Setup of run 1:
## cpu
module cpu(clock, reset, instruction, read_data, memory_control, PC, ALU_result, write_data);
For scale: ~4600 cells after synthesis, roughly 1100 flip-flops, ~170 I/O pins, about 63000 µm² of cells after synthesis.
Settings: LEC_CHECK=0, CAP_MARGIN=20, CORE_MARGIN=2, CORE_UTILIZATION=72, CTS_CLUSTER_DIAMETER=393, PLACE_DENSITY=0.4, SLEW_MARGIN=20; clock period 3.34 ns.
run.sh (not shown) runs the stock make flow with config.mk's settings and CLKGATE_MAP_FILE=.
What ended run 1 was a tool error in detailed placement (3_5_place_dp); the run never finished.
### run 1 -> run 2
# run 1
export LEC_CHECK = 0
export CAP_MARGIN = 20
export CORE_MARGIN = 2
export CORE_UTILIZATION = 72
export CTS_CLUSTER_DIAMETER = 393
export PLACE_DENSITY = 0.4
export SLEW_MARGIN = 20
create_clock -name core_clock -period 3.34 [get_ports {clock}]
# run 2
export LEC_CHECK = 0
export CAP_MARGIN = 20
export CORE_MARGIN = 2
export CORE_UTILIZATION = 56
export SLEW_MARGIN = 20
create_clock -name core_clock -period 3.34 [get_ports {clock}]
--- outcome ---
Comparing run 2 against run 1, there is no change at all in AND-OR/OR-AND share of the synthesized area.
Re count of library flops with an enable pin: no difference whatsoever between run 1 and run 2.
As far as synthesized area goes, run 2 and run 1 are indistinguishable; the numbers are identical.
From run 1 to run 2 the numbers moved as follows: fraction of registers with async set or reset after synthesis barely changed; die extent in x climbed about 13%; mean instance size in the synthesized netlist barely changed.
Run 2 had finished all stages when the layout checks came back failing, citing negative setup slack.
Looking at core footprint, run 2 sits 28% above run 1.
Number of synthesized register bits: run 1 vs run 2 — no meaningful difference
Run 2 against run 1: die size increased by 25000 µm² relative to the old numbers, final weighted congestion in routability-driven placement now sits lower, number of core rows increased 14.
Edits applied to the flow inputs when going from run 2 to run 3:
# run 2
export LEC_CHECK = 0
export CAP_MARGIN = 20
export CORE_MARGIN = 2
export CORE_UTILIZATION = 56
export SLEW_MARGIN = 20
create_clock -name core_clock -period 3.34 [get_ports {clock}]
# run 3
export LEC_CHECK = 0
export CAP_MARGIN = 20
export CORE_MARGIN = 2
export CORE_UTILIZATION = 60
export CTS_CLUSTER_SIZE = 50
export HOLD_SLACK_MARGIN = 0.3
export SETUP_SLACK_MARGIN = -0.42
export SLEW_MARGIN = 20
create_clock -name core_clock -period 6.34 [get_ports {clock}]
==> comparison <==
Tool error ODB-0269 stopped run 3 during global routing (5_1_grt); no final results.
Instance area at placement: lower on run 3
Sum of net half-perimeters after detailed placement: run 3 worse than run 2
Compared with run 2, die size in run 3 decreased by a few percent.
Run 3 vs. run 2: post-CTS setup buffer count down about 60%, share of synthesized registers carrying an async set or reset held steady, post-placement setup slack has increased.
NOTE horizontal die dimension run 2->run 3 decreased by a few percent

exp/juniper:
cpu again, from the RTL that the note above started with.
==> flow/design.v (excerpt) <==
module cpu(clock, reset, instruction, read_data, memory_control, PC, ALU_result, write_data);
clock: 5.29 ns
lec_check: 0
cap_margin: 20
cell_pad_in_sites_detail_placement: 0
core_margin: 2
core_utilization: 72
cts_cluster_size: 25
gpl_timing_driven: 1
hold_slack_margin: 0.29
max_routing_layer: met4
place_density_lb_addon: 0.28
setup_slack_margin: 1.56
slew_margin: 15
tns_end_percent: 15
exp/juniper got as far as 5_1_grt, where a tool error ended the run.
> inputs changed (exp/juniper -> exp/fjord)
Settings: CORE_UTILIZATION changed from 72 to 40; CELL_PAD_IN_SITES_DETAIL_PLACEMENT removed (was 0); SLEW_MARGIN changed from 15 to 20; PLACE_DENSITY_LB_ADDON removed (was 0.28); GPL_TIMING_DRIVEN removed (was 1); MAX_ROUTING_LAYER removed (was met4); SETUP_SLACK_MARGIN removed (was 1.56); HOLD_SLACK_MARGIN removed (was 0.29); CTS_CLUSTER_SIZE removed (was 25); TNS_END_PERCENT removed (was 15); the clock period (ns, I/O delays scaled along) changed from 5.29 to 11.0.
[summary]
- Both conditions hold for exp/fjord: the flow ran to the end and the final layout passed the timing, DRC and antenna checks.
- Routability-driven placement congestion ratio shrinks by more than 10% when moving from exp/juniper to exp/fjord.
- Post-cts sizing count was higher in the run labelled exp/juniper.
- Minimum setup slack after placement for exp/fjord: 3.60 ns up relative to exp/juniper
- Per the comparison of exp/fjord with exp/juniper, floorplan die area +79%, site row count higher, post-detailed-placement cell area fell about 7%, synthesized net count shows no meaningful change, horizontal extent of the die rose 34%.
- Sort exp/juniper and exp/fjord by total clock buffers created by CTS asc -> top: exp/juniper
Modified inputs, exp/sierra compared to exp/fjord
Settings: CTS_CLUSTER_SIZE newly set to 50; CORE_UTILIZATION changed from 40 to 57; the clock period (ns, I/O delays scaled along) changed from 11.0 to 6.34.
### Flow results
The final report for exp/sierra shows a completed flow and a layout that fails verification, specifically negative setup slack. In the metrics for exp/fjord and exp/sierra, the one carrying the lower setup slack is exp/sierra. In the tables for exp/fjord and exp/sierra, post-cts gate resize count reads lower with exp/fjord. Number of cell instances on the worst register-to-register path, exp/sierra vs exp/fjord: up by more than a quarter. A worst-path cell with the longest stage delay of sky130_fd_sc_hd__mux4_2 is what exp/sierra shows, while sky130_fd_sc_hd__buf_4 belongs to exp/fjord. Taking exp/fjord as the reference point, the accumulated negative setup slack of exp/sierra falls by 251.73 ns. Taking exp/fjord as the reference, in exp/sierra via count up 9,195, clock insertion delay at the later pin of the skew report flat. Comparing exp/fjord and exp/sierra, arrival time of the worst setup path is lower on exp/sierra. Of exp/fjord and exp/sierra, exp/fjord shows the lower largest stage delay on the critical path, with exp/sierra above it. Run comparison: exp/sierra group with the largest share of power combinational logic; exp/fjord group with the largest share of power registers. On exp/sierra: number of signal-net buffers in the layout is 908 higher than what exp/fjord gave. For exp/sierra, the largest cell class by area was combinational gates, unlike exp/fjord, where it was registers. Global-route wire length before repair: exp/sierra worse than exp/fjord.
## Diff of input files: exp/delta against exp/sierra
Settings: GPL_TIMING_DRIVEN now 0, previously not set; CORE_UTILIZATION now 40, was 57; SETUP_SLACK_MARGIN now 2.73, previously not set; CTS_CLUSTER_SIZE now 81, was 50; the clock period (ns, I/O delays scaled along) now 11.0, was 6.34.
Results
Global-route usage for exp/delta is lower than for exp/sierra.
Register-to-register slack: higher on exp/delta
When exp/delta is measured against exp/sierra, its fraction of the cycle the final worst path needs turns out 36 points lower.
Summary of exp/delta over exp/sierra: core utilization went down 25 points, sequential cell count of the final layout held.
Summary of exp/sierra and exp/delta: one run falls short of a clean finish, namely exp/sierra.
No activity file was given, so power comes from the tool's default toggle rates.
